### flow/config.mk
export PLATFORM = sky130hd
export DESIGN_NAME = top_coldstorage
export DESIGN_NICKNAME = top_coldstorage
export VERILOG_FILES = /design/flow/design.v
export SDC_FILE = /design/flow/constraint.sdc
export NUM_CORES = 4
export LEC_CHECK = 0
export ABC_AREA = 1
export CAP_MARGIN = 20
export CELL_PAD_IN_SITES_GLOBAL_PLACEMENT = 2
export CORE_ASPECT_RATIO = 0.7
export CORE_MARGIN = 7
export CORE_UTILIZATION = 63
export CTS_CLUSTER_SIZE = 41
export HOLD_SLACK_MARGIN = 0.21
export PLACE_DENSITY_LB_ADDON = 0.08
export SLEW_MARGIN = 20
### flow/constraint.sdc
create_clock -name core_clock -period 4.41 [get_ports {clk}]
set_input_delay 0.8820 -clock core_clock [delete_from_list [all_inputs] [get_ports {clk}]]
set_output_delay 0.8820 -clock core_clock [all_outputs]
set_load 0.01 [all_outputs]
### flow/design.v
module dht11_reader (
  input rst_n,           
  input wire en,         
  input wire clk,        
  output reg [7:0] humidity,
  output reg [7:0] temperature,
  output wire data_ready
);
  reg [31:0] counter;    
  assign data_ready = 1'b0;
  always @(posedge clk or negedge rst_n) begin
    if (!rst_n) begin
      humidity <= 8'h28;
      temperature <= 8'h21;
      counter <= 0;
    end else if (en) begin
      counter <= counter + 1;
      if (counter >= 3_000_000) begin  
        counter <= 0;
        if (temperature < 35) begin
          temperature <= temperature + 1;
        end else begin
          temperature <= 30;
        end
        if (humidity < 45) begin
          humidity <= humidity + 1;
        end else begin
          humidity <= 40;
        end
      end
    end
  end
endmodule
module uart_tx(
  input  wire clk,               
  input  wire rst_n,             
  input  wire tx_start,          
  input  wire [7:0] tx_data,     
  output reg tx,                 
  output reg tx_done,            
  output reg tx_busy             
);
  parameter CLK_FREQ = 1_000_000;  
  parameter BAUD_RATE = 9600;
  localparam BIT_PERIOD = CLK_FREQ / BAUD_RATE;  
  reg [3:0] bit_index;      
  reg [15:0] clk_count;     
  reg [9:0] tx_shift_reg;   
  always @(posedge clk or negedge rst_n) begin
    if (!rst_n) begin
      tx <= 1;           
      tx_busy <= 0;
      bit_index <= 0;
      clk_count <= 0;
      tx_done <= 0;
    end else begin
      if (tx_start && !tx_busy) begin
        tx_shift_reg <= {1'b1, tx_data, 1'b0};  
        tx_busy <= 1'b1;
        bit_index <= 0;
        clk_count <= 0;
        tx_done <= 0;
      end
      if (tx_busy) begin
        if (clk_count < BIT_PERIOD - 1) begin
          clk_count <= clk_count + 1;
        end else begin
          clk_count <= 0;
          tx <= tx_shift_reg[bit_index];  
          bit_index <= bit_index + 1;
          if (bit_index == 9) begin
            tx_busy <= 1'b0;  
            tx_done <= 1;
          end
        end
      end
    end
  end
endmodule
module uart_rx (
  input wire clk,              
  input wire rst_n,            
  input wire rx,               
  output reg [7:0] data_out,   
  output reg rx_busy,          
  output reg done              
);
  parameter CLK_FREQ = 1_000_000;                  
  parameter BAUD_RATE = 9600;
  localparam BIT_PERIOD = CLK_FREQ / BAUD_RATE;    
  reg [9:0] rx_shift_reg;    
  reg [3:0] bit_index;       
  reg [15:0] clk_count;      
  always @(posedge clk or negedge rst_n) begin
    if (!rst_n) begin
      rx_busy <= 0;
      clk_count <= 0;
      bit_index <= 0;
      done <= 1'b0;  
    end else begin
      if (!rx_busy && !rx) begin
        rx_busy <= 1'b1;
        done <= 1'b0;
        clk_count <= BIT_PERIOD / 2;  
        bit_index <= 0;
      end
      if (rx_busy) begin
        if (clk_count < BIT_PERIOD - 1) begin
          clk_count <= clk_count + 1;
        end else begin
          clk_count <= 0;
          rx_shift_reg[bit_index] <= rx;  
          bit_index <= bit_index + 1;
          if (bit_index == 9) begin
            if (rx == 1'b1) begin  
              rx_busy <= 1'b0;
              done <= 1'b1;  
              data_out <= rx_shift_reg[8:1];  
            end else begin
              rx_busy <= 1'b0;  
              done <= 1'b0;
            end
          end
        end
      end else begin
        if (done) begin
          done <= 1'b0;  
        end
      end
    end
  end
endmodule
module uart_string(
  input wire clk_1Mhz,
  input wire rst_n,
  input wire [7: 0] temperature, 
  input wire [7: 0] humidity, 
  input wire rx,
  output wire tx,
  input wire en_tx,
  output reg tx_msg_done,
  input wire fan_state,
  input wire hum_state,
  output reg [7:0] chr_cmd,
  output reg [7:0] chr_val0,
  output reg [7:0] chr_val1,
  output reg       rx_msg_done   
);
  localparam SEND_INTERVAL = 1_000_000;  
  localparam IDLE = 2'b00, LOAD = 2'b01, TRANSMIT = 2'b10, DONE = 2'b11;
  wire tx_done, rx_done;
  reg [3:0] tx_index;   
  reg [7:0] tx_data;
  reg send_start;
  reg [31:0] timer_count;  
  wire tx_busy;
  reg [7:0] tx_msg [0:8];  
  reg [1:0] TX_STATE;
  always @(posedge clk_1Mhz or negedge rst_n) begin
    if (!rst_n) begin
      tx_msg[0] <= 8'h53;  
      tx_msg[1] <= 8'h3A;  
      tx_msg[2] <= 8'h30;  
      tx_msg[3] <= 8'h30;  
      tx_msg[4] <= 8'h30;  
      tx_msg[5] <= 8'h30;  
      tx_msg[6] <= 8'h30;  
      tx_msg[7] <= 8'h30;  
      tx_msg[8] <= 8'h2F;  
      tx_msg_done <= 1'b0;
      tx_index <= 0;
      send_start <= 1'b0;
      timer_count <= 0;
      TX_STATE <= IDLE;
    end else if (en_tx) begin
      case (TX_STATE)
        IDLE: begin
          tx_msg_done <= 1'b0;  
          if (!tx_busy) begin
            if (timer_count == SEND_INTERVAL) begin
              timer_count <= 0;
              TX_STATE <= LOAD;
            end else begin
              timer_count <= timer_count + 1;
            end
          end
        end
        LOAD: begin
          if (tx_index == 0) begin
            tx_msg[2] <= temperature / 10 + 8'h30;
            tx_msg[3] <= temperature % 10 + 8'h30;
            tx_msg[4] <= humidity / 10 + 8'h30;
            tx_msg[5] <= humidity % 10 + 8'h30;
            tx_msg[6] <= fan_state ? 8'h31 : 8'h30;  
            tx_msg[7] <= hum_state ? 8'h31 : 8'h30;  
          end
          tx_data <= tx_msg[tx_index];  
          send_start <= 1'b1;           
          TX_STATE <= TRANSMIT;
        end
        TRANSMIT: begin
          if (tx_done) begin
            send_start <= 1'b0;         
            if (tx_index < 8) begin
              tx_index <= tx_index + 1;
              TX_STATE <= LOAD;        
            end else begin
              tx_index <= 0;
              TX_STATE <= DONE;        
            end
          end
        end
        DONE: begin
          tx_msg_done <= 1'b1;          
          TX_STATE <= IDLE;            
        end
      endcase
    end
  end
  wire [7:0] rx_data;
  wire rx_busy;
  reg [5:0] RX_STATE;
  always @(posedge clk_1Mhz or negedge rst_n) begin
    if (!rst_n) begin
      RX_STATE <= 0;       
      rx_msg_done <= 1'b0;    
    end else if (!rx_busy && rx_done) begin
      case (RX_STATE)
        0: begin
          if (rx_data == 8'h41 || rx_data == 8'h42 || rx_data == 8'h43
              || rx_data == 8'h44 || rx_data == 8'h4C) begin
            RX_STATE <= 1;
            chr_cmd <= rx_data;
            rx_msg_done <= 1'b0;
          end else begin
            RX_STATE <= 0;  
          end
        end
        1: begin
          if ((rx_data >= 8'h30 && rx_data <= 8'h39) || rx_data == 8'h2D) begin  
            RX_STATE <= 2;
            chr_val0 <= rx_data;
          end
        end
        2: begin
          if (rx_data == 8'h3A) begin  
            RX_STATE <= 3;
          end
        end
        3: begin
          if (rx_data >= 8'h30 && rx_data <= 8'h39) begin  
            RX_STATE <= 4;
            chr_val1 <= rx_data;
          end
        end
        4: begin
          if (rx_data == 8'h0A || rx_data == 8'h2A || rx_data == 8'h2F) begin
            rx_msg_done <= 1'b1;
            RX_STATE <= 0;
          end
        end
      endcase
    end
    else if (rx_busy && !rx_done) begin
      rx_msg_done <= 1'b0;
    end
  end
  uart_tx uart_tx_inst(
    .clk(clk_1Mhz),
    .rst_n(rst_n),
    .tx_start(send_start),
    .tx_data(tx_data),
    .tx(tx),
    .tx_busy(tx_busy),
    .tx_done(tx_done)
  );
  uart_rx uart_rx_inst (
    .clk(clk_1Mhz),
    .rst_n(rst_n),
    .rx(rx),
    .data_out(rx_data),
    .rx_busy(rx_busy),
    .done(rx_done)
  );
endmodule
module i2c_writeframe(
    input       clk_1MHz,                
    input       rst_n,                   
    input       en_write,                
    input       start_frame,             
    input       stop_frame,              
    input [7:0] data,                    
    input       sda_in,                  
    output      sda_oe,                  
    output reg  scl,                     
    output      done,                    
    output reg  sda_en                   
);
    localparam  DELAY       = 10;        
    reg [20:0]  cnt;                     
    reg         cnt_clr;                 
    localparam  WaitEn      = 0,         
                PreStart    = 1,         
                Start       = 2,         
                AfterStart  = 3,         
                PreWrite    = 4,         
                WriteLow    = 5,         
                WriteHigh   = 6,         
                WriteDone   = 7,         
                WaitAck     = 8,         
                Ack1        = 9,         
                Ack2        = 10,        
                AckDone     = 11,        
                PreStop     = 12,        
                Stop        = 13,        
                Done        = 14;        
    reg [3:0]   state, next_state;
    reg [3:0]   bit_cnt;                 
    wire [2:0]  bit_idx = bit_cnt - 1'b1;    
    reg         sda_out;                 
    assign sda_oe = sda_en & ~sda_out;
    always @(posedge clk_1MHz, negedge rst_n) begin
        if (!rst_n)
            cnt <= 21'd0;
        else if (cnt_clr)
            cnt <= 21'd0;
        else
            cnt <= cnt + 1'b1;
    end
    always @(posedge clk_1MHz, negedge rst_n) begin
        if (!rst_n)
            state <= WaitEn;
        else
            state <= next_state;
    end
    always @(*) begin
        if (!rst_n)
            next_state = WaitEn;             
        else begin
            case (state)
                WaitEn:     next_state = en_write ? (start_frame ? PreStart : PreWrite) : WaitEn;
                PreStart:   next_state = (cnt == DELAY) ? Start : PreStart;
                Start:      next_state = (cnt == DELAY) ? AfterStart : Start;
                AfterStart: next_state = (cnt == DELAY) ? WriteLow : AfterStart;
                PreWrite:   next_state = (cnt == DELAY) ? WriteLow : PreWrite;
                WriteLow:   next_state = (cnt == DELAY) ? WriteHigh : WriteLow;
                WriteHigh:  next_state = (cnt == DELAY && bit_cnt == 4'd8) ? WriteDone : ((cnt == DELAY) ? WriteLow : WriteHigh);
                WriteDone:  next_state = (cnt == DELAY) ? WaitAck : WriteDone;
                WaitAck:    next_state = (sda_in == 1'b0) ? Ack1 : WaitAck;
                Ack1:       next_state = (cnt == DELAY) ? Ack2 : Ack1;
                Ack2:       next_state = (cnt == DELAY) ? AckDone : Ack2;
                AckDone:    next_state = (cnt == DELAY) ? (stop_frame ? PreStop : Done) : AckDone;
                PreStop:    next_state = (cnt == DELAY) ? Stop : PreStop;
                Stop:       next_state = (cnt == DELAY) ? Done : Stop;
                Done:       next_state = WaitEn;
                default:    next_state = WaitEn;
            endcase
        end
    end   
    always @(posedge clk_1MHz, negedge rst_n) begin
        if (!rst_n) begin                    
            sda_en  <= 1'b1;
            sda_out <= 1'b1;
            scl     <= 1'b1;
            cnt_clr <= 1'b1;
        end else begin
            case (state)
                WaitEn: begin
                    sda_en  <= 1'b1;         
                    cnt_clr <= 1'b1;         
                end
                PreStart: begin
                    sda_out <= 1'b1;                                 
                    scl     <= 1'b1;        
                    cnt_clr <= (cnt == DELAY-1) ? 1'b1 : 1'b0;       
                end
                Start: begin
                    sda_out <= 1'b0;                                 
                    cnt_clr <= (cnt == DELAY-1) ? 1'b1 : 1'b0;       
                end
                AfterStart: begin
                    scl     <= 1'b0;                                 
                    cnt_clr <= (cnt == DELAY-1) ? 1'b1 : 1'b0;       
                end
                PreWrite: begin
                    cnt_clr <= (cnt == DELAY-1) ? 1'b1 : 1'b0;       
                end
                WriteLow: begin
                    scl     <= 1'b0;                                 
                    sda_out <= data[3'd7-bit_idx];                   
                    cnt_clr <= (cnt == DELAY-1) ? 1'b1 : 1'b0;       
                end
                WriteHigh: begin
                    scl     <= 1'b1;                                 
                    cnt_clr <= (cnt == DELAY-1) ? 1'b1 : 1'b0;       
                end
                WriteDone: begin
                    scl     <= 1'b0;                                 
                    sda_en  <= 1'b0;                                 
                    cnt_clr <= (cnt == DELAY-1) ? 1'b1 : 1'b0;       
                end
                WaitAck: begin
                    cnt_clr <= 1'b1;                                 
                end
                Ack1: begin
                    scl     <= 1'b1;                                 
                    cnt_clr <= (cnt == DELAY-1) ? 1'b1 : 1'b0;       
                end
                Ack2: begin
                    scl     <= 1'b0;                                 
                    cnt_clr <= (cnt == DELAY-1) ? 1'b1 : 1'b0;       
                end
                AckDone: begin      
                    cnt_clr <= (cnt == DELAY-1) ? 1'b1 : 1'b0;       
                end
                PreStop: begin
                    scl     <= 1'b1;                                 
                    cnt_clr <= (cnt == DELAY-1) ? 1'b1 : 1'b0;       
                end   
                Stop: begin
                    sda_en  <= 1'b1;                                 
                    sda_out <= 1'b1;                                 
                    cnt_clr <= (cnt == DELAY-1) ? 1'b1 : 1'b0;       
                end
                Done: begin
                    cnt_clr <= 1'b1;                                 
                end
            endcase
        end
    end
    always @(posedge clk_1MHz, negedge rst_n) begin
        if (!rst_n)
            bit_cnt <= 4'd0;
        else begin
            case (state)
                WriteLow:   bit_cnt <= (cnt == 1'b0) ? bit_cnt + 1'b1 : bit_cnt;     
                WaitEn:     bit_cnt <= 4'd0;
                Done:       bit_cnt <= 4'd0;
                default:    bit_cnt <= bit_cnt;
            endcase
        end
    end
    assign done = (state == Done);
endmodule
module lcd_write_cmd_data(
    input       clk_1MHz,                    
    input       rst_n,                       
    input [7:0] data,                        
    input       cmd_data,                    
    input       ena,                         
    input [6:0] i2c_addr,                    
    input       sda_in,                      
    output      sda_oe,                      
    output      scl,                         
    output      done,                        
    output      sda_en
);
    localparam  DELAY               = 50;    
    reg [20:0]  cnt;                         
    reg         cnt_clr;                     
    localparam  WaitEn              = 0,     
                Write_Addr          = 1,     
                Wait_AddrDone       = 2,     
                Write_HighNibble1   = 3,     
                Wait_High1Done      = 4,     
                Delay_CMD1          = 5,     
                Write_HighNibble2   = 6,     
                Wait_High2Done      = 7,     
                Write_LowNibble1    = 8,     
                Wait_Low1Done       = 9,     
                Delay_CMD2          = 10,    
                Write_LowNibble2    = 11,    
                Wait_Low2Done       = 12,    
                Done                = 13;    
    reg [3:0]   state, next_state;
    reg         en_write;                    
    wire        en_i2cwrite = en_write;
    wire        i2c_done;                    
    reg [7:0]   i2c_data;                    
    reg         start_frame;                 
    reg         stop_frame;                  
    always @(posedge clk_1MHz, negedge rst_n) begin
        if (!rst_n)
            cnt <= 21'd0;
        else if (cnt_clr)
            cnt <= 21'd0;
        else
            cnt <= cnt + 1'b1;
    end
    always @(posedge clk_1MHz, negedge rst_n) begin
        if (!rst_n)
            state <= WaitEn;
        else
            state <= next_state;
    end
    always @(*) begin
        if (!rst_n)
            next_state = WaitEn;                 
        else begin
            case (state)
                WaitEn:             next_state = ena ? Write_Addr : WaitEn;
                Write_Addr:         next_state = Wait_AddrDone;
                Wait_AddrDone:      next_state = i2c_done ? Write_HighNibble1 : Wait_AddrDone;
                Write_HighNibble1:  next_state = Wait_High1Done;
                Wait_High1Done:     next_state = i2c_done ? Delay_CMD1 : Wait_High1Done;
                Delay_CMD1:         next_state = (cnt == DELAY) ? Write_HighNibble2 : Delay_CMD1;
                Write_HighNibble2:  next_state = Wait_High2Done;
                Wait_High2Done:     next_state = i2c_done ? Write_LowNibble1 : Wait_High2Done;
                Write_LowNibble1:   next_state = Wait_Low1Done;
                Wait_Low1Done:      next_state = i2c_done ? Delay_CMD2 : Wait_Low1Done;
                Delay_CMD2:         next_state = (cnt == DELAY) ? Write_LowNibble2 : Delay_CMD2;
                Write_LowNibble2:   next_state = Wait_Low2Done;
                Wait_Low2Done:      next_state = i2c_done ? Done : Wait_Low2Done;
                Done:               next_state = WaitEn;
                default:            next_state = WaitEn;
            endcase
        end
    end
    always @(posedge clk_1MHz, negedge rst_n) begin
        if (!rst_n) begin                    
            i2c_data <= 8'd0;
            en_write <= 1'b0;
            cnt_clr  <= 1'b1;
        end else begin
            case (state)
                WaitEn: begin
                    i2c_data    <= 8'd0;
                    en_write    <= 1'b0;
                    cnt_clr     <= 1'b1;
                end
                Write_Addr: begin
                    start_frame <= 1'b1;                 
                    stop_frame  <= 1'b0;
                    i2c_data    <= {i2c_addr, 1'b0};     
                    en_write    <= 1'b1;                 
                end
                Wait_AddrDone: begin
                    en_write    <= 1'b0;                 
                end
                Write_HighNibble1: begin
                    start_frame <= 1'b0;
                    stop_frame  <= 1'b0;
                    i2c_data    <= (data & 8'hF0) | 8'h0C | cmd_data;
                    en_write    <= 1'b1;                 
                end
                Wait_High1Done: begin
                    en_write    <= 1'b0;                 
                end
                Delay_CMD1: begin
                    cnt_clr     <= 1'b0;                 
                end
                Write_HighNibble2: begin
                    start_frame <= 1'b0;
                    stop_frame  <= 1'b0;
                    i2c_data    <= ((data & 8'hF0) | 8'h0C | cmd_data) & 8'hFB;
                    en_write    <= 1'b1;                 
                    cnt_clr     <= 1'b1;                 
                end
                Wait_High2Done: begin
                    en_write    <= 1'b0;                 
                end
                Write_LowNibble1: begin              
                    start_frame <= 1'b0;
                    stop_frame  <= 1'b0;
                    i2c_data    <= ((data & 8'h0F) << 4) | 8'h0C | cmd_data;
                    en_write    <= 1'b1;                
                end
                Wait_Low1Done: begin
                    en_write    <= 1'b0;                 
                end
                Delay_CMD2: begin
                    cnt_clr     <= 1'b0;                 
                end
                Write_LowNibble2: begin
                    start_frame <= 1'b0;
                    stop_frame  <= 1'b1;                 
                    i2c_data    <= (((data & 8'h0F) << 4) | 8'h0C | cmd_data) & 8'hFB;
                    en_write    <= 1'b1;                 
                    cnt_clr     <= 1'b1;                 
                end
                Wait_Low2Done: begin
                    en_write    <= 1'b0;                 
                end
            endcase
        end
    end
    assign done = (state == Done);
    i2c_writeframe i2c_writframe_inst(
        .clk_1MHz   (clk_1MHz),
        .rst_n      (rst_n),
        .en_write   (en_i2cwrite),
        .start_frame(start_frame),
        .stop_frame (stop_frame),
        .data       (i2c_data),
        .sda_in     (sda_in),
        .sda_oe     (sda_oe),
        .scl        (scl),
        .done       (i2c_done),
        .sda_en     (sda_en)
    );
endmodule
module lcd_display(
    input           clk_1MHz,                
    input           rst_n,                   
    input           ena,                     
    input           done_write,              
    input  [127:0]  row1,                    
    input  [127:0]  row2,                    
    output reg[7:0] data,                    
    output          cmd_data,                
    output reg      ena_write,               
    output          busy                     
);
    localparam  DELAY           = 50;        
    localparam  WaitEn          = 0,
                Write           = 1,
                WaitWrite       = 2,
                WaitDelay       = 3,
                Done            = 4;
    reg [2:0]   state, next_state;          
    reg [20:0]  cnt;                         
    reg         cnt_clr;                     
    wire [7:0]  cmd_data_array [0:39];
    assign cmd_data_array[0]    = 8'h02;     
    assign cmd_data_array[1]    = 8'h28;     
    assign cmd_data_array[2]    = 8'h0C;     
    assign cmd_data_array[3]    = 8'h06;     
    assign cmd_data_array[4]    = 8'h01;     
    assign cmd_data_array[5]    = 8'h80;     
    assign cmd_data_array[22]   = 8'hC0;     
    assign cmd_data_array[39]   = 8'h00;     
    generate
        genvar i;
        for (i = 1; i < 17; i=i+1) begin: for_name
            assign cmd_data_array[22-i] = row1[(i*8)-1:i*8-8];       
            assign cmd_data_array[39-i] = row2[(i*8)-1:i*8-8];       
        end
    endgenerate
    reg [5:0]   ptr;                         
    assign cmd_data = (ptr <= 6'd6 || ptr == 6'd23) ? 1'b0 : 1'b1;   
    assign busy = ~(state == WaitEn);
    always @(posedge clk_1MHz, negedge rst_n) begin
        if (!rst_n)
            cnt <= 21'd0;
        else if (cnt_clr)
            cnt <= 21'd0;
        else 
            cnt <= cnt + 1'b1;
    end
    always @(posedge clk_1MHz, negedge rst_n) begin
        if (!rst_n)
            state <= WaitEn;
        else
            state <= next_state;
    end
    always @(*) begin
        if (!rst_n)
            next_state = WaitEn;
        else begin
            case (state)
                WaitEn:     next_state = ena ? Write : WaitEn;
                Write:      next_state = WaitWrite;
                WaitWrite:  next_state = done_write ? WaitDelay : WaitWrite;
                WaitDelay:  next_state = (ptr == 6'd39) ? Done : ((cnt == DELAY) ? Write : WaitDelay);
                Done:       next_state = WaitEn;
                default:    next_state = WaitEn;
            endcase
        end
    end
    always @(posedge clk_1MHz, negedge rst_n) begin
        if (!rst_n) begin
            cnt_clr    <= 1'b1;
            ena_write  <= 1'b0;            
        end else begin
            case (state)
                WaitEn: begin
                    cnt_clr    <= 1'b1;                  
                    ena_write  <= 1'b0;                  
                end
                Write: begin
                    cnt_clr    <= 1'b1;                  
                    data       <= cmd_data_array[ptr];   
                    ena_write  <= 1'b1;                  
                end
                WaitWrite: begin
                    ena_write  <= 1'b0;                  
                end
                WaitDelay: begin
                    cnt_clr    <= 1'b0;
                end
            endcase
        end
    end
    always @(posedge clk_1MHz, negedge rst_n) begin
        if (!rst_n)
            ptr <= 6'd0;
        else if (state == WaitEn)
            ptr <= 6'd0;
        else if (state == Write)
            ptr <= ptr + 1'b1;
        else
            ptr <= ptr;
    end
endmodule
module lcd_16x2(
  input           clk_1MHz,
  input           rst_n,
  input           lcd_ena,
  input [127:0]   row1,
  input [127:0]   row2,
  output          busy,
  output          scl,
  input           sda_in,
  output          sda_oe,
  output          lcd_done
);
  localparam      i2c_addr = 7'h27;
  wire [7:0]      data;
  wire            cmd_data;
  wire            ena_write;
  lcd_display lcd_display_inst(
    .clk_1MHz           (clk_1MHz),
    .rst_n              (rst_n),
    .ena                (lcd_ena),
    .done_write         (lcd_done),
    .row1               (row1),
    .row2               (row2),
    .data               (data),
    .cmd_data           (cmd_data),
    .ena_write          (ena_write),
    .busy               (busy)
  );
  lcd_write_cmd_data lcd_write_cmd_data_inst(
    .clk_1MHz           (clk_1MHz),
    .rst_n              (rst_n),
    .data               (data),
    .cmd_data           (cmd_data),
    .ena                (ena_write),
    .i2c_addr           (i2c_addr),
    .sda_in             (sda_in),
    .sda_oe             (sda_oe),
    .scl                (scl),
    .done               (lcd_done)
  );
endmodule
module logic_controller(
  input   wire            clk,        
  input   wire            rst_n,
  input   wire  [7: 0]    temperature,
  input   wire  [7: 0]    humidity,
  output  reg             dht_en,
  input   wire            dht_data_ready,
  input   wire  [7:0]     chr_cmd,
  input   wire  [7:0]     chr_val0,
  input   wire  [7:0]     chr_val1,
  input   wire            rx_msg_done,
  input   wire            tx_msg_done,
  output  reg             en_tx,
  output  reg             lcd_en,    
  input   wire            lcd_done,  
  output  reg   [127:0]   lcd_row1,  
  output  reg   [127:0]   lcd_row2,  
  output  reg             led_fan,       
  output  reg             led_hum       
);
  localparam INTERVAL = 500_000;  
  integer interval_counter;
  reg [6:0] max_temp, min_temp, min_hum, max_hum;  
  reg [7:0] temp_tens, temp_units, humi_tens, humi_units;
  reg tick;  
  reg rx_msg_done_reg;
  always @(posedge clk or negedge rst_n) begin
    if (!rst_n) begin
      tick <= 1'b0;
      rx_msg_done_reg <= 1'b0;
      interval_counter <= 0;
      en_tx <= 1'b0;
      temp_tens <= 8'h00;
      temp_units <= 8'h00;
      humi_tens <= 8'h00;
      humi_units <= 8'h00;
      max_temp <= 34;  
      min_temp <= 1;  
      min_hum <= 42;  
      max_hum <= 63;  
      dht_en <= 1'b0;
      lcd_row1 <= "  Cold Storage  ";
      lcd_row2 <= "     Welcome    ";
      lcd_en <= 1'b1;
      led_fan <= 1'b0;
      led_hum <= 1'b0;
    end else begin
      if (lcd_done && lcd_en) begin
        lcd_en <= 1'b0;
      end
      if (interval_counter == INTERVAL) begin
        interval_counter <= 0;
        tick <= ~tick;
        if (tick) begin
          if (!dht_en) begin
            dht_en <= 1'b1;
          end
          en_tx <= 1'b1;
          update_leds();
          update_lcd();
        end else begin
          dht_en <= 1'b0;
        end
      end else begin
        interval_counter <= interval_counter + 1;
      end
      if (rx_msg_done && !rx_msg_done_reg) begin
        rx_msg_done_reg <= 1'b1;
        update_settings();
        if (chr_cmd != 8'h4C) begin  
          update_leds();
        end
      end else if (!rx_msg_done) begin
        rx_msg_done_reg <= 1'b0;
      end
      if (dht_en && dht_data_ready) begin
        dht_en <= 1'b0;
      end
      if (en_tx && tx_msg_done) begin
        en_tx <= 1'b0;
      end
    end
  end
  task update_settings;
    begin
      if (chr_cmd == 8'h4C) begin  
        led_fan <= (chr_val0 == 8'h31);  
        led_hum <= (chr_val1 == 8'h31);  
      end else if (chr_cmd == 8'h41) begin  
        if (chr_val0 == 8'h2D) begin  
          max_temp <= -1 * ((chr_val1 - 8'h30) * 10);
        end else begin
          max_temp <= ((chr_val0 - 8'h30) * 10) + (chr_val1 - 8'h30);
        end
      end else if (chr_cmd == 8'h42) begin  
        if (chr_val0 == 8'h2D) begin  
          min_temp <= -1 * ((chr_val1 - 8'h30) * 10);
        end else begin
          min_temp <= ((chr_val0 - 8'h30) * 10) + (chr_val1 - 8'h30);
        end
      end else if (chr_cmd == 8'h43) begin  
        if (chr_val0 == 8'h2D) begin  
          max_hum <= -1 * ((chr_val1 - 8'h30) * 10);
        end else begin
          max_hum <= ((chr_val0 - 8'h30) * 10) + (chr_val1 - 8'h30);
        end
      end else if (chr_cmd == 8'h44) begin  
        if (chr_val0 == 8'h2D) begin  
          min_hum <= -1 * ((chr_val1 - 8'h30) * 10);
        end else begin
          min_hum <= ((chr_val0 - 8'h30) * 10) + (chr_val1 - 8'h30);
        end
      end
      uart_rx_to_lcd();
    end
  endtask
  task update_leds;
    begin
      if (temperature > max_temp) begin
        led_fan <= 1'b1;  
      end else if (temperature < min_temp) begin
        led_fan <= 1'b0;  
      end else begin
        led_fan <= 1'b0;  
      end
      if (humidity < max_hum) begin
        led_hum <= 1'b1;  
      end else if (humidity > min_hum) begin
        led_hum <= 1'b0;  
      end else begin
        led_hum <= 1'b0;  
      end
    end
  endtask
  task update_lcd;
    begin
      temp_tens <= (temperature / 10) + 8'h30;   
      temp_units <= (temperature % 10) + 8'h30;  
      humi_tens <= (humidity / 10) + 8'h30;    
      humi_units <= (humidity % 10) + 8'h30;   
      if (temperature < 10) begin
        lcd_row1 <= { "Temp: 0", temp_units, " C      " };  
      end else begin
        lcd_row1 <= { "Temp: ", temp_tens, temp_units, " C      " };  
      end
      if (humidity < 10) begin
        lcd_row2 <= { "Humi: 0", humi_units, "%       " };   
      end else begin
        lcd_row2 <= { "Humi: ", humi_tens, humi_units, "%       " };   
      end
      lcd_en <= 1'b1;
    end
  endtask
  task uart_rx_to_lcd;
    begin
      lcd_row1 <= {"RX: ", chr_cmd, chr_val0, chr_val1, "         "};
      lcd_row2 <= {"Tem:", temp_tens, temp_units, "C Hum:", humi_tens, humi_units, "% "};
      interval_counter <= 0;  
      lcd_en <= 1'b1;
    end
  endtask
endmodule
module top_coldstorage(
  input         clk,           
  input         rst_n,         
  output        led_fan,       
  output        led_hum,       
  input         sda_lcd_in,
  output        sda_lcd_oe,
  output        scl_lcd,
  input         rx,
  output        tx
);
  wire clk_1MHz = clk;
  wire [127:0] lcd_row1, lcd_row2;
  wire lcd_en, lcd_done;
  wire [7:0] temperature, humidity;
  wire dht_en, dht_data_ready;
  wire [7:0] chr_cmd, chr_val0, chr_val1;
  wire rx_msg_done, en_tx, tx_msg_done;
  logic_controller logic_controller_inst(
    .clk(clk_1MHz),
    .rst_n(rst_n),
    .temperature(temperature),
    .humidity(humidity),
    .dht_en(dht_en),
    .dht_data_ready(dht_data_ready),
    .chr_cmd(chr_cmd),
    .chr_val0(chr_val0),
    .chr_val1(chr_val1),
    .en_tx(en_tx),
    .rx_msg_done(rx_msg_done),
    .tx_msg_done(tx_msg_done),
    .lcd_en(lcd_en),
    .lcd_done(lcd_done),
    .lcd_row1(lcd_row1),
    .lcd_row2(lcd_row2),
    .led_fan(led_fan),
    .led_hum(led_hum)
  );
  dht11_reader dht11_reader_inst(
    .clk(clk_1MHz),
    .rst_n(rst_n),
    .en(dht_en),
    .temperature(temperature),
    .humidity(humidity),
    .data_ready(dht_data_ready)
  );
  uart_string uart_string_inst(
    .clk_1Mhz(clk_1MHz),
    .rst_n(rst_n),
    .temperature(temperature),
    .humidity(humidity),
    .en_tx(en_tx),
    .tx_msg_done(tx_msg_done),
    .tx(tx),
    .rx(rx),
    .fan_state(led_fan),
    .hum_state(led_hum),
    .chr_cmd(chr_cmd),
    .chr_val0(chr_val0),
    .chr_val1(chr_val1),
    .rx_msg_done(rx_msg_done)
  );
  lcd_16x2 lcd_16x2_inst(
    .clk_1MHz(clk_1MHz),
    .rst_n(rst_n),
    .lcd_ena(lcd_en),
    .row1(lcd_row1),
    .row2(lcd_row2),
    .lcd_done(lcd_done),
    .sda_in(sda_lcd_in),
    .sda_oe(sda_lcd_oe),
    .scl(scl_lcd)
  );  
endmodule
### flow/run.sh
#!/bin/bash
# the make line also repeats each setting of config.mk as NAME=value (left out here)
make -C /OpenROAD-flow-scripts/flow DESIGN_CONFIG=/design/flow/config.mk WORK_HOME=/design/flow/orfs CLKGATE_MAP_FILE= finish
==> out/results.tsv, run 1 <==
metric	value	unit
Simple-Gate Fraction of Synth Area	0.2260	
Cell Area, Synth	0.02700	mm²
Dominant cell area share	0.3671	
Die Area	0.04893	mm²
First Err	[ERROR FLW-0024] Place density exceeds 1.0 (current PLACE_DENSITY_LB_ADDON =  0.08). Please check if the value of  PLACE_DENSITY_LB_ADDON is between 0 and 0.99.	
Mapped Cells	3214	
Most common reg cell	dfrtp_1	
Dominant comb cell	simple AND/OR/NAND/NOR gates	
Die Ht	187.2	µm
Post-Synth Adder-Cell Area	0.04264	
biggest area cells	dfrtp_1 37%, inv_1 7.8%, edfxtp_1 7.3%	
die width	261.4	µm
row count	63	
Yosys chip area	0.02700	mm²
Synth top cells by count	561 x inv_1, 518 x nand2_1, 396 x dfrtp_1	
status	stopped before the end	
ys async rst share	0.8740	
Synth mux share	0.001205	
# Cells Yosys	3214	
number of enable flip-flop cells	66	
Ys Warns	9	
flops out of synthesis	524	
Fail Step	global placement without I/O (3_1_place_gp_skip_io)	
Seq share, synth	0.5008	
yosys xor share	0.02234	
Synth area leader	dfrtp_1	
Compound Share, Synth	0.1196	
Synthesized Nets	3307	
core area	0.04233	mm²
top-count cell post-synth	inv_1	
Avg Inst Size Synth	8.399	µm²
fp util	0.6378	
Yosys cell types	66	
==> inputs of run 2 (changes only) <==
Settings changed: CELL_PAD_IN_SITES_GLOBAL_PLACEMENT 2 to default, CORE_ASPECT_RATIO 0.7 to 0.73, CORE_MARGIN 7 to 5, CORE_UTILIZATION 63 to 48, CTS_CLUSTER_DIAMETER from default to 216, CTS_CLUSTER_SIZE 41 to 28, GPL_ROUTABILITY_DRIVEN from default to 0, GPL_TIMING_DRIVEN from default to 0, HOLD_SLACK_MARGIN 0.21 to default, MIN_ROUTING_LAYER from default to met1, PLACE_DENSITY_LB_ADDON 0.08 to 0.06, SETUP_SLACK_MARGIN from default to 0.64, SLEW_MARGIN 20 to 25.
Clock period 4.41 ns to 8.75 ns, I/O delays scaled along.
==> run 2 against run 1 <==
Now clean on timing, DRC and antenna. Synthesized cell count stayed put. Die size up 25%. Area after synthesis did not move.
==> out/results.tsv, run 2 <==
metric	value	unit
top-count cell post-synth	inv_1	
yosys xor share	0.02234	
initial antenna violation count	0	
fp util	0.4835	
Ys Warns	9	
largest net degree at the start of global routing	93	
Clock Path Buffers	3	
top power group	sequential cells	
Final setup viols	0	
reg2reg end	logic_controller_inst.temp_units[6]$_DFFE_PN0P_	
drt wl/cell	16.43	µm
clock root cell	clkbuf_16	
RSZ-0062 raised after global routing	false	
Crit path max-delay family	buffers and inverters	
vias per cell	5.409	
cell-internal power	3383	µW
Synthesized Nets	3307	
Power Sequential	2790	µW
CTS Buf Count	22	
vias in the first global route	20710	
total number of vias	21780	
First-pass DRT Iterations	6	
Worst-Skew Late Latency	0.59	ns
clk pwr	1280	µW
NetSw	1441	µW
Placed Cells	3987	
switch share	0.2986	
share of total power in sequential cells	0.578	
CTS tree	yes	
crit path launch	rst_n	
# Cells Yosys	3214	
Cell Area, Synth	0.02700	mm²
Combinational Power Share	0.156	
first-pass GRT wire length	110200	µm
Crit. path cell count	7	
Post-Synth Adder-Cell Area	0.04264	
clk_skew	0.02123	ns
DPL Wire Length	50000	µm
part of the cycle the worst path needs	0.5372	
number of nets in the layout	3344	
pre-CTS setup slack	3.240	ns
max-cap viol count	0	
Most common reg cell	dfrtp_1	
Syn-to-layout area delta	6.785	%
biggest area cells	dfrtp_1 37%, inv_1 7.8%, edfxtp_1 7.3%	
Dominant comb cell	simple AND/OR/NAND/NOR gates	
DRT antenna net count	0	
hold bufs inserted after CTS	0	
setup bufs post-CTS	0	
Synth top cells by count	561 x inv_1, 518 x nand2_1, 396 x dfrtp_1	
setup ws final	4.049	ns
row count	74	
total routing usage reported by global routing	0.2177	
tool warning count	56	
Synth area leader	dfrtp_1	
FF-to-FF Start	dht11_reader_inst.temperature[6]$_DFFE_PN0P_	
Worst VDD drop	0.1493	mV
final WL	66180	µm
Die Area	0.06114	mm²
status	finished clean	
final std cells w/o fill	4027	
clock share of power	0.265	
H-tree depth	1	
Hold Crit Class	flop to flop	
clock-pin slew on the worst setup and hold paths	0.11	ns
Die Ht	212.6	µm
critical path, cell by cell	buf_8 -> buf_16 -> buf_16 -> clkbuf_1 -> inv_1 -> clkbuf_1 -> nor2_1	
R2R setup slack	4.32	ns
fin crit period	4.701	ns
drt initial violations	2270	
ys async rst share	0.8740	
hold path endpoint	lcd_16x2_inst.lcd_display_inst.cnt_clr$_DFFE_PN1P_	
combinational cell power	754	µW
Largest stage delay, worst path	0.71	ns
Worst slew margin	0.3457	
clock sinks	524	
Crit path buffers/inverters	6	
Critical Path End Type	flop	
WHS Path Cells	1	
Yosys chip area	0.02700	mm²
flops out of synthesis	524	
Synth mux share	0.001205	
pwr/cell area	167.3	mW/mm²
PortBufs	8	
Compound Share, Synth	0.1196	
Max Fclk	212.7	MHz
Tightest Pin Transition	0.9814	ns
required time worst endpoint	8.97	ns
max-slew violation count	0	
Worst setup endpoint	uart_string_inst.chr_val0[4]$_DFFE_PP_	
Register-to-Register Path Depth	28	
# resized after CTS	0	
Post-route DRC	0	
Yosys cell types	66	
# IOs	9	
Simple-Gate Fraction of Synth Area	0.2260	
die width	287.6	µm
Seq share, synth	0.5008	
number of enable flip-flop cells	66	
hold_sp	lcd_16x2_inst.lcd_display_inst.state[4]$_DFF_PN0_	
CP Class	primary input to flop	
core area	0.05583	mm²
slowest cell on the critical path	nor2_1	
crit path max fanout	87	
Mapped Cells	3214	
GR Overflow Total	0	
crit path DAT	4.92	ns
Lkg Pwr	0.01280	µW
Worst setup SP type	primary input	
diode count	0	
Avg Inst Size Synth	8.399	µm²
Final Hold Viols	0	
Dominant cell area share	0.3671	
## run 2: final cells by class
type                            count  area (µm²)
Timing Repair Buffer               13       222.7
Sequential cell                   524       13520
Inverter                          573        2151
Multi-Input combinational cell   2064       11130
Fill cell                        5248       27000
Buffer                             53       209.0
Tap cell                          760       950.9
Clock inverter                      1       8.758
Clock buffer                       39       635.6
## run 2: metal layers
| metal | wire length (µm) | track usage |
|---|---|---|
| met2 | 25790 | 0.2975 |
| met4 | 1129 | 0.03725 |
| met5 | 0 | 0 |
| met3 | 4184 | 0.03966 |
| met1 | 35080 | 0.3611 |
## run 2: stage by stage
step | utilization | setup TNS, ns | area, µm² | hold WS [ns] | total power, µW
finish | 0.5163 | 0 | 28830 | 0.4300 | 4824
floorplan | - | 0 | 27000 | 0.3652 | 3256
detailed placement | 0.5048 | 0 | 28180 | 0.4108 | 3573
global route | 0.5163 | 0 | 28830 | 0.4399 | 5070
global placement | 0.5020 | -7263.75 | 28030 | 0.4139 | 3548
CTS | 0.5163 | 0 | 28830 | 0.4286 | 4864
==> inputs of run 3 (changes only) <==
Settings changed: CELL_PAD_IN_SITES_DETAIL_PLACEMENT from default to 0, CORE_ASPECT_RATIO 0.73 to 1.24, CORE_MARGIN 5 to 2, CORE_UTILIZATION 48 to 40, CTS_CLUSTER_DIAMETER 216 to 181, CTS_CLUSTER_SIZE 28 to default, GPL_ROUTABILITY_DRIVEN 0 to default, HOLD_SLACK_MARGIN from default to 0.05, MIN_ROUTING_LAYER met1 to default, PLACE_DENSITY_LB_ADDON 0.06 to default, SETUP_SLACK_MARGIN 0.64 to 1.47, SLEW_MARGIN 25 to 30.
Clock period 8.75 ns to 5.69 ns, I/O delays scaled along.
==> run 3 against run 2 <==
Die size is 14% higher. Synthesized cell count did not move. Critical path type is now flop to flop. Count of clock-buffer cells in the layout increased by 40. Routed wire length is 0.11% lower. Hold slack lost 0.0067 ns. Still clean. Highest routed layer unchanged. Combinational power is about 50% higher. Largest power group unchanged. Area after synthesis stayed put. First-iteration DRC count down 49%.
==> out/results.tsv, run 3 <==
metric	value	unit
First-pass DRT Iterations	6	
max-cap viol count	0	
Synthesized Nets	3307	
Final setup viols	0	
clock-pin slew on the worst setup and hold paths	0.06	ns
pwr/cell area	306.6	mW/mm²
Yosys cell types	66	
combinational cell power	1130	µW
Compound Share, Synth	0.1196	
number of nets in the layout	3405	
top-count cell post-synth	inv_1	
Die Area	0.06960	mm²
hold bufs inserted after CTS	0	
clock sinks	524	
Tot Pwr	9434	µW
reg2reg end	logic_controller_inst.max_hum[6]$_DFFE_PN0P_	
crit path launch	uart_string_inst.chr_val1[3]$_DFFE_PP_	
Lkg Pwr	0.01366	µW
PortBufs	8	
clock root cell	clkbuf_16	
gpl congestion	0.9206	
FF-to-FF Start	uart_string_inst.chr_val1[3]$_DFFE_PP_	
R2R setup slack	1.53	ns
Final Hold Viols	0	
diode count	0	
Cell Area, Synth	0.02700	mm²
WHS Path Cells	0	
fp util	0.4023	
hold_sp	uart_string_inst.tx_data[0]$_SDFFCE_PN1P_	
Worst-Skew Late Latency	0.62	ns
Core Util, Final	0.4584	
Max Fclk	240.6	MHz
hold path endpoint	uart_string_inst.uart_tx_inst.tx_shift_reg[1]$_DFFE_PP_	
Syn-to-layout area delta	13.96	%
share of total power in sequential cells	0.454	
slowest cell on the critical path	fa_1	
total routing usage reported by global routing	0.1926	
number of enable flip-flop cells	66	
vias per cell	5.125	
Synth mux share	0.001205	
Avg Inst Size Synth	8.399	µm²
Crit path max-delay family	adder cells	
Clock Path Buffers	3	
core area	0.06711	mm²
H-tree depth	2	
Synth area leader	dfrtp_1	
initial antenna violation count	0	
status	finished clean	
Yosys chip area	0.02700	mm²
tool warning count	57	
cell-internal power	6873	µW
part of the cycle the worst path needs	0.7306	
WHS	0.4233	ns
Largest stage delay, worst path	0.55	ns
fill count	6625	
crit path max fanout	2	
DRT antenna net count	0	
metal3 WL	2383	µm
Tightest Pin Transition	0.9356	ns
drt initial violations	1159	
Die Ht	293.3	µm
drt wl/cell	15.65	µm
final std cells w/o fill	4224	
Worst VDD drop	0.3708	mV
Worst setup SP type	flop	
vias in the first global route	21690	
row count	106	
DPL Wire Length	48100	µm
RSZ-0062 raised after global routing	true	
Post-route DRC	0	
max-slew violation count	0	
crit path DAT	4.65	ns
Placed Cells	4091	
metal2 WL	32070	µm
switch share	0.2715	
GR Overflow Total	0	
die width	237.3	µm
Dominant cell area share	0.3671	
Worst setup endpoint	logic_controller_inst.max_hum[6]$_DFFE_PN0P_	
wl on met1	28970	µm
Crit. path cell count	16	
first-pass GRT wire length	110100	µm
critical path, cell by cell	ha_1 -> ha_2 -> inv_2 -> fa_1 -> inv_2 -> ha_4 -> ha_4 -> fa_1 -> fa_2 -> xnor2_2 -> xor2_1 -> xnor2_1 -> a21oi_1 -> o21ai_1 -> o21ai_2 -> mux2_4	
Simple-Gate Fraction of Synth Area	0.2260	
total number of vias	21650	
CTS Buf Count	57	
flops out of synthesis	524	
Mapped Cells	3214	
top power group	sequential cells	
Combinational Power Share	0.120	
yosys xor share	0.02234	
largest net degree at the start of global routing	84	
Synth top cells by count	561 x inv_1, 518 x nand2_1, 396 x dfrtp_1	
NetSw	2561	µW
Power Sequential	4280	µW
Seq share, synth	0.5008	
Register-to-Register Path Depth	16	
clk_skew	0.02603	ns
Hold Crit Class	flop to flop	
fin crit period	4.157	ns
Dominant comb cell	simple AND/OR/NAND/NOR gates	
highest routed layer	met4	
clk pwr	4020	µW
required time worst endpoint	6.18	ns
Critical Path End Type	flop	
# IOs	9	
ys async rst share	0.8740	
biggest area cells	dfrtp_1 37%, inv_1 7.8%, edfxtp_1 7.3%	
Crit path buffers/inverters	2	
setup ws final	1.533	ns
CP Class	flop to flop	
Post-Synth Adder-Cell Area	0.04264	
pre-CTS setup slack	0.9481	ns
clock share of power	0.426	
final WL	66100	µm
Worst slew margin	0.3763	
Most common reg cell	dfrtp_1	
CTS tree	yes	
# Cells Yosys	3214	
Ys Warns	9	
-- run 3: cell type report --
type | instances | area, µm² | share of cell area
multi-input cells | 2066 | 11340 | 0.3687
plain buffers | 53 | 210.2 | 0.006833
inverters | 573 | 2151 | 0.06991
repair buffers | 37 | 402.9 | 0.01310
clock inverters | 28 | 405.4 | 0.01318
clock buffers | 79 | 1649 | 0.05361
flip-flops and latches | 524 | 13520 | 0.4395
well taps | 864 | 1081 | 0.03514
-- run 3: metal layers --
metal | GRT usage | up-vias
met5 | 0 | -
met4 | 0.08237 | 0
met3 | 0.02208 | 150
met2 | 0.3327 | 411
met1 | 0.2445 | 10230
li1 | - | 10860
-- run 3: metrics by stage --
| step | instance area (µm²) | TNS [ns] |
|---|---|---|
| 2_1_floorplan | 27000 | 0 |
| 3_3_place_gp | 28160 | -8964.42 |
| 3_5_place_dp | 28310 | 0 |
| 4_1_cts | 30450 | 0 |
| 5_1_grt | 30760 | 0 |
| 6_report | 30760 | 0 |
-- run 3: timing repair --
action | CTS | global route
setup buffers | 8 | 16
pin swaps | 4 | 29
cloned | 0 | 2
setup endpoints to repair | 8 | 47
resized | 7 | 41
==> inputs of run 4 (changes only) <==
Settings changed: CELL_PAD_IN_SITES_DETAIL_PLACEMENT 0 to default, CORE_ASPECT_RATIO 1.24 to 0.73, CORE_MARGIN 2 to 8, CORE_UTILIZATION 40 to 48, CTS_CLUSTER_DIAMETER 181 to 216, GPL_ROUTABILITY_DRIVEN from default to 0, GPL_TIMING_DRIVEN 0 to 1, HOLD_SLACK_MARGIN 0.05 to default, PLACE_DENSITY from default to 0.67, SETUP_SLACK_MARGIN 1.47 to 0.64, SLEW_MARGIN 30 to 20.
Clock period 5.69 ns to 3.82 ns, I/O delays scaled along.
==> run 4 against run 3 <==
Now fails the layout checks on negative setup slack. Design area is 3.2% higher. Highest routed layer unchanged. Die size is 7.8% lower. Largest cell class unchanged. Cell count is 1.8% lower. Largest power group unchanged. Maximum frequency grew 2.8%. First-iteration DRC count up 72%. Synthesized cell count stayed put. Area after synthesis stayed put. Via count up 4.8%. Sequential power is about 50% higher. Count of clock-buffer cells in the layout is 10 lower.
==> out/results.tsv, run 4 <==
metric	value	unit
Yosys cell types	66	
number of nets in the layout	3435	
final std cells w/o fill	4148	
drt wl/cell	16.43	µm
First-pass DRT Iterations	7	
Final setup viols	2	
WHS Path Cells	0	
Final Hold Viols	0	
clock sinks	524	
Compound Share, Synth	0.1196	
Post-route DRC	0	
clk_skew	0.02767	ns
number of enable flip-flop cells	66	
critical path, cell by cell	ha_4 -> ha_4 -> inv_2 -> fa_2 -> inv_2 -> ha_4 -> ha_4 -> fa_1 -> fa_2 -> xnor2_2 -> xor2_1 -> xnor2_1 -> a21oi_1 -> o21ai_1 -> o21ai_1 -> mux2_4	
final WL	68150	µm
setup ws final	-0.2243	ns
Post-Synth Adder-Cell Area	0.04264	
switch share	0.2768	
cell-internal power	9783	µW
drt initial violations	1993	
Register-to-Register Path Depth	16	
Lkg Pwr	0.01418	µW
initial antenna violation count	1	
clock share of power	0.401	
FF-to-FF Start	uart_string_inst.chr_val1[3]$_DFFE_PP_	
yosys xor share	0.02234	
vias in the first global route	21240	
Die Ht	218.6	µm
Dominant comb cell	simple AND/OR/NAND/NOR gates	
pre-CTS setup slack	-0.2796	ns
part of the cycle the worst path needs	1.059	
vias per cell	5.471	
NetSw	3744	µW
hold path endpoint	logic_controller_inst.rx_msg_done_reg$_DFFE_PN0P_	
flops out of synthesis	524	
Most common reg cell	dfrtp_1	
Tot Pwr	13530	µW
Cell Area, Synth	0.02700	mm²
Largest stage delay, worst path	0.55	ns
Hold Crit Class	flop to flop	
Worst setup endpoint	logic_controller_inst.max_hum[6]$_DFFE_PN0P_	
hold_sp	uart_string_inst.rx_msg_done$_DFFE_PN0P_	
Crit path buffers/inverters	2	
Clock Path Buffers	3	
DPL Wire Length	46900	µm
crit path DAT	4.52	ns
max-cap viol count	0	
R2R setup slack	-0.22	ns
Mapped Cells	3214	
Placed Cells	3964	
CTS tree	yes	
combinational cell power	1690	µW
fp util	0.4843	
top-count cell post-synth	inv_1	
crit path max fanout	2	
Critical Path End Type	flop	
crit path launch	uart_string_inst.chr_val1[3]$_DFFE_PP_	
Worst VDD drop	0.3999	mV
CTS Buf Count	53	
Worst slew margin	0.3773	
Power Sequential	6410	µW
status	finished with violations	
die width	293.6	µm
# IOs	9	
required time worst endpoint	4.29	ns
fin crit period	4.044	ns
reg2reg end	logic_controller_inst.max_hum[6]$_DFFE_PN0P_	
Worst-Skew Late Latency	0.61	ns
Dominant cell area share	0.3671	
RSZ-0062 raised after global routing	true	
row count	74	
total number of vias	22690	
pwr/cell area	426.2	mW/mm²
Crit. path cell count	16	
Worst setup SP type	flop	
Synth mux share	0.001205	
GR Overflow Total	0	
DRT antenna net count	0	
Die Area	0.06418	mm²
Synth area leader	dfrtp_1	
slowest cell on the critical path	fa_2	
Simple-Gate Fraction of Synth Area	0.2260	
# Cells Yosys	3214	
first-pass GRT wire length	108300	µm
ys async rst share	0.8740	
Combinational Power Share	0.125	
Syn-to-layout area delta	17.56	%
Synth top cells by count	561 x inv_1, 518 x nand2_1, 396 x dfrtp_1	
Crit path max-delay family	adder cells	
fill count	4893	
max-slew violation count	0	
core area	0.05574	mm²
PortBufs	8	
Yosys chip area	0.02700	mm²
clock root cell	clkbuf_16	
CP Class	flop to flop	
most used cell, CP	ha_4	
Synthesized Nets	3307	
clk pwr	5430	µW
top power group	sequential cells	
Layout Check Fails	negative setup slack	
clock-pin slew on the worst setup and hold paths	0.06	ns
Avg Inst Size Synth	8.399	µm²
Tightest Pin Transition	0.9330	ns
tool warning count	61	
biggest area cells	dfrtp_1 37%, inv_1 7.8%, edfxtp_1 7.3%	
H-tree depth	2	
total routing usage reported by global routing	0.2013	
Ys Warns	9	
WHS	0.4039	ns
Max Fclk	247.3	MHz
share of total power in sequential cells	0.474	
Seq share, synth	0.5008	
largest net degree at the start of global routing	126	
run 4: cell type report:
type / count / area (µm²) / area share
Timing Repair Buffer: 126 / 1135 / 0.03576
Clock inverter: 31 / 350.3 / 0.01104
Multi-Input combinational cell: 2064 / 12110 / 0.3816
Sequential cell: 524 / 13520 / 0.4262
Inverter: 573 / 2185 / 0.06884
Antenna cell: 1 / 2.502 / 0.00007885
Tap cell: 760 / 950.9 / 0.02996
Clock buffer: 69 / 1479 / 0.04660
run 4: timing repair:
item,CTS,global route
hold endpoints to repair,11,0
hold buffers,1,0
pin swaps,42,78
endpoints found under the setup margin,38,46
buffers inserted,43,38
gates resized,97,141
run 4: per-layer routing:
metal / global-route usage / vias to the layer above / share of wire
met2: 0.2937 / 794 / 0.42
met1: 0.3022 / 10840 / 0.47
met4: 0.05351 / 0 / 0.027
met5: 0 / - / 0
met3: 0.04137 / 142 / 0.076
li1: - / 10920 / -
run 4: per-stage QoR:
step | util | TNS, ns | cell area, µm²
2_1_floorplan | - | -0.08373 | 27200
3_5_place_dp | 0.5081 | -0.4299 | 28320
6_report | 0.5694 | -0.4116 | 31740
5_1_grt | 0.5694 | -1.890 | 31740
3_3_place_gp | 0.5081 | -0.2320 | 28320
4_1_cts | 0.5531 | -0.2975 | 30830
==> inputs of run 5 (changes only) <==
Settings changed: GPL_TIMING_DRIVEN 1 to 0, PLACE_DENSITY 0.67 to 0.57.
Clock period 3.82 ns to 8.63 ns, I/O delays scaled along.
==> run 5 against run 4 <==
The run now finishes clean. Register-to-register slack better by 4.3 ns. Non-clock buffer count is 60 lower. Clock skew is 0.016 ns lower. Critical path depth shrank 8. Sequential power decreased by 56%. Design area shrank 5.4%. Utilization decreased by 3.1 points. First-iteration DRC count decreased by 6.5%. Die size did not move. Critical path type is now primary input to flop. Critical endpoint is now uart_string_inst.chr_val0[5]$_DFFE_PP_. Largest cell class unchanged. Highest routed layer unchanged.
==> out/results.tsv, run 5 <==
metric	value	unit
flops out of synthesis	524	
final WL	66080	µm
Crit. path cell count	8	
final std cells w/o fill	4089	
CTS tree	yes	
hold_sp	lcd_16x2_inst.lcd_display_inst.state[4]$_DFF_PN0_	
Yosys chip area	0.02700	mm²
clk_skew	0.01137	ns
cell-internal power	4326	µW
die width	293.6	µm
Final Hold Viols	0	
DPL Wire Length	49670	µm
Dominant cell area share	0.3671	
clock sinks	524	
R2R setup slack	4.07	ns
Max Fclk	198.9	MHz
Placed Cells	3987	
Ys Warns	9	
CP Class	primary input to flop	
H-tree depth	2	
combinational cell power	755	µW
fin crit period	5.027	ns
Lkg Pwr	0.01338	µW
hold path endpoint	lcd_16x2_inst.lcd_display_inst.cnt_clr$_DFFE_PN1P_	
slowest cell on the critical path	nor2_1	
Worst-Skew Late Latency	0.60	ns
Synthesized Nets	3307	
clock share of power	0.401	
crit path DAT	5.26	ns
Avg Inst Size Synth	8.399	µm²
critical path, cell by cell	buf_8 -> buf_16 -> buf_16 -> buf_16 -> clkbuf_1 -> inv_1 -> clkbuf_1 -> nor2_1	
Worst VDD drop	0.2564	mV
FF-to-FF Start	dht11_reader_inst.temperature[6]$_DFFE_PN0P_	
Core Util, Final	0.5384	
Hold Crit Class	flop to flop	
Most common reg cell	dfrtp_1	
Synth area leader	dfrtp_1	
WHS	0.3882	ns
GR Overflow Total	0	
Largest stage delay, worst path	0.70	ns
ys async rst share	0.8740	
row count	74	
WHS Path Cells	1	
vias in the first global route	20980	
top power group	sequential cells	
PortBufs	8	
most used cell, CP	buf_16	
max-cap viol count	0	
Cell Area, Synth	0.02700	mm²
Mapped Cells	3214	
Worst slew margin	0.3394	
total number of vias	21810	
max-slew violation count	0	
Seq share, synth	0.5008	
yosys xor share	0.02234	
Final setup viols	0	
fp util	0.4843	
total routing usage reported by global routing	0.2060	
Yosys cell types	66	
crit path max fanout	85	
biggest area cells	dfrtp_1 37%, inv_1 7.8%, edfxtp_1 7.3%	
# IOs	9	
clk pwr	2400	µW
Post-Synth Adder-Cell Area	0.04264	
drt initial violations	1863	
Simple-Gate Fraction of Synth Area	0.2260	
# Cells Yosys	3214	
Tot Pwr	5989	µW
DRT antenna net count	0	
status	finished clean	
Critical Path End Type	flop	
Tightest Pin Transition	0.9659	ns
Worst setup SP type	primary input	
number of enable flip-flop cells	66	
largest net degree at the start of global routing	100	
Syn-to-layout area delta	11.16	%
share of total power in sequential cells	0.473	
Compound Share, Synth	0.1196	
Register-to-Register Path Depth	28	
tool warning count	56	
First-pass DRT Iterations	8	
hold bufs inserted after CTS	0	
setup bufs post-CTS	0	
Die Area	0.06418	mm²
reg2reg end	logic_controller_inst.temp_units[6]$_DFFE_PN0P_	
RSZ-0062 raised after global routing	false	
top-count cell post-synth	inv_1	
Dominant comb cell	simple AND/OR/NAND/NOR gates	
Crit path buffers/inverters	7	
number of nets in the layout	3377	
clock root cell	clkbuf_16	
NetSw	1663	µW
Die Ht	218.6	µm
# resized after CTS	0	
Power Sequential	2830	µW
Synth top cells by count	561 x inv_1, 518 x nand2_1, 396 x dfrtp_1	
Post-route DRC	0	
part of the cycle the worst path needs	0.5825	
vias per cell	5.334	
crit path launch	rst_n	
initial antenna violation count	0	
drt wl/cell	16.16	µm
diode count	0	
CTS Buf Count	55	
required time worst endpoint	8.86	ns
Synth mux share	0.001205	
first-pass GRT wire length	109900	µm
switch share	0.2778	
pwr/cell area	199.6	mW/mm²
Clock Path Buffers	3	
setup TNS	0	ns
clock-pin slew on the worst setup and hold paths	0.06	ns
Combinational Power Share	0.126	
core area	0.05574	mm²
Crit path max-delay family	buffers and inverters	
Worst setup endpoint	uart_string_inst.chr_val0[5]$_DFFE_PP_	
==> run 5: cell type report <==
type	instances	area, µm²
fill	5231	25730
sequential	524	13520
multi-input combinational	2064	11130
inverter	573	2151
clock buffer	81	1597
tap	760	950.9
clock inverter	21	230.2
timing repair buffer	13	222.7
buffer	53	209.0
==> run 5: routing by layer <==
| metal | global-route usage | routed length (µm) |
|---|---|---|
| met5 | 0 | 0 |
| met3 | 0.03974 | 4265 |
| met1 | 0.3198 | 33780 |
| met4 | 0.04465 | 1072 |
| met2 | 0.2949 | 26960 |
==> run 5: metrics by stage <==
stage | cell area (µm²) | setup WS (ns)
after floorplan | 27000 | 4.527
after global placement | 28030 | -14.64
after detailed placement | 28180 | 2.537
after CTS | 30000 | 3.187
after global routing | 30010 | 3.229
final | 30010 | 3.603
==> inputs of run 6 (changes only) <==
Settings changed: GPL_TIMING_DRIVEN 0 to 1, PLACE_DENSITY 0.57 to 0.67.
Clock period 8.63 ns to 4.26 ns, I/O delays scaled along.
==> run 6 against run 5 <==
Flip-flop count unchanged. Power grew 97%. Die size unchanged. Utilization grew 1.7 points. Critical path depth rose by 8. Setup slack worse by 3.3 ns. Hold slack worse by 0.16 ns. Synthesized cell count did not move. Still clean on timing, DRC and antenna. Clock skew rose by 0.0083 ns. Design area grew 3.1%. Critical path type is now flop to flop.
==> out/results.tsv, run 6 <==
metric	value	unit
status	finished clean	
CTS Buf Count	51	
drt initial violations	2127	
Simple-Gate Fraction of Synth Area	0.2260	
total number of vias	22510	
RSZ-0062 raised after global routing	true	
clk pwr	4610	µW
Ys Warns	9	
max-slew violation count	0	
Synth top cells by count	561 x inv_1, 518 x nand2_1, 396 x dfrtp_1	
Die Area	0.06418	mm²
first-pass GRT wire length	107800	µm
number of nets in the layout	3405	
required time worst endpoint	4.71	ns
ys async rst share	0.8740	
share of total power in sequential cells	0.487	
vias in the first global route	21570	
Sequential Area	0.01352	mm²
# Cells Yosys	3214	
Final setup viols	0	
reg2reg end	logic_controller_inst.max_hum[6]$_DFFE_PN0P_	
setup TNS	0	ns
die width	293.6	µm
hold bufs inserted after CTS	0	
Final Hold Viols	0	
number of enable flip-flop cells	66	
First-pass DRT Iterations	10	
clock share of power	0.391	
top power group	sequential cells	
Tightest Pin Transition	1.136	ns
combinational cell power	1450	µW
# IOs	9	
Compound Share, Synth	0.1196	
Syn-to-layout area delta	14.65	%
Power Sequential	5740	µW
clock-pin slew on the worst setup and hold paths	0.06	ns
Worst slew margin	0.2233	
DRT antenna net count	0	
slowest cell on the critical path	fa_1	
Worst setup endpoint	logic_controller_inst.max_hum[6]$_DFFE_PN0P_	
part of the cycle the worst path needs	0.9303	
cell-internal power	8597	µW
Most common reg cell	dfrtp_1	
Lkg Pwr	0.01388	µW
Synthesized Nets	3307	
pwr/cell area	381.2	mW/mm²
initial antenna violation count	1	
Dominant cell area share	0.3671	
Worst VDD drop	0.4888	mV
core area	0.05574	mm²
Crit. path cell count	16	
Yosys chip area	0.02700	mm²
Core Util, Final	0.5553	
Combinational Power Share	0.123	
fin crit period	3.963	ns
max-cap viol count	0	
CTS tree	yes	
clock sinks	524	
Yosys cell types	66	
CP Class	flop to flop	
yosys xor share	0.02234	
Avg Inst Size Synth	8.399	µm²
flops out of synthesis	524	
fp util	0.4843	
crit path launch	uart_string_inst.chr_val1[1]$_DFFE_PP_	
Register-to-Register Path Depth	16	
critical path, cell by cell	ha_1 -> ha_1 -> inv_1 -> fa_1 -> inv_2 -> ha_4 -> ha_4 -> fa_1 -> fa_2 -> xnor2_2 -> xor2_1 -> xnor2_1 -> a21oi_1 -> o21ai_1 -> o21ai_1 -> mux2_2	
Largest stage delay, worst path	0.52	ns
Die Ht	218.6	µm
biggest area cells	dfrtp_1 37%, inv_1 7.8%, edfxtp_1 7.3%	
Cell Area, Synth	0.02700	mm²
Post-Synth Adder-Cell Area	0.04264	
drt wl/cell	15.88	µm
Hold Crit Class	primary input to async pin	
diode count	0	
top-count cell post-synth	inv_1	
Synth mux share	0.001205	
Crit path buffers/inverters	2	
Critical Path End Type	flop	
switch share	0.2714	
row count	74	
FF-to-FF Start	uart_string_inst.chr_val1[1]$_DFFE_PP_	
PortBufs	8	
GR Overflow Total	0	
clk_skew	0.01967	ns
NetSw	3202	µW
crit path DAT	4.41	ns
largest net degree at the start of global routing	174	
Gate Area	0.01174	mm²
H-tree depth	2	
clock root cell	clkbuf_16	
Dominant comb cell	simple AND/OR/NAND/NOR gates	
crit path max fanout	2	
Worst-Skew Late Latency	0.58	ns
Seq share, synth	0.5008	
DPL Wire Length	46000	µm
total routing usage reported by global routing	0.1989	
Max Fclk	252.3	MHz
Crit path max-delay family	adder cells	
Synth area leader	dfrtp_1	
vias per cell	5.473	
pre-CTS setup slack	0.1156	ns
final WL	65310	µm
Clock Path Buffers	3	
tool warning count	65	
setup ws final	0.2968	ns
R2R setup slack	0.30	ns
fill count	4944	
Worst setup SP type	flop	
Post-route DRC	0	
Mapped Cells	3214	
-- run 6: per-layer routing --
layer / global-route usage / vias up / wire length [µm] / part of all wire
li1: - / 10840 / - / -
met1: 0.2915 / 10830 / 31040 / 0.48
met2: 0.2991 / 699 / 28080 / 0.43
met3: 0.04461 / 136 / 4773 / 0.073
met4: 0.04563 / 4 / 1379 / 0.021
met5: 0.004570 / - / 32 / 0.00049
-- run 6: final cells by class --
| class | count | area share |
|---|---|---|
| clock inverters | 19 | 0.005740 |
| multi-input cells | 2064 | 0.3792 |
| well taps | 760 | 0.03072 |
| inverters | 573 | 0.06981 |
| repair buffers | 98 | 0.02773 |
| flip-flops and latches | 524 | 0.4370 |
| clock buffers | 75 | 0.04980 |
-- run 6: repair_timing --
item / CTS / global route
pin swaps: 31 / 69
buffers inserted: 37 / 36
resized: 41 / 114
endpoints found under the setup margin: 19 / 35
-- run 6: stage by stage --
stage | std cells | hold slack [ns] | total power, µW | instance area, µm²
floorplan | 3214 | 0.3652 | 6688 | 27050
global placement | 3946 | 0.3798 | 7187 | 28060
detailed placement | 3946 | 0.3734 | 7249 | 28060
CTS | 4077 | 0.2585 | 11880 | 30220
global route | 4113 | 0.2861 | 12340 | 30950
finish | 4113 | 0.2302 | 11800 | 30950
No activity file was given, so power comes from the tool's default toggle rates.
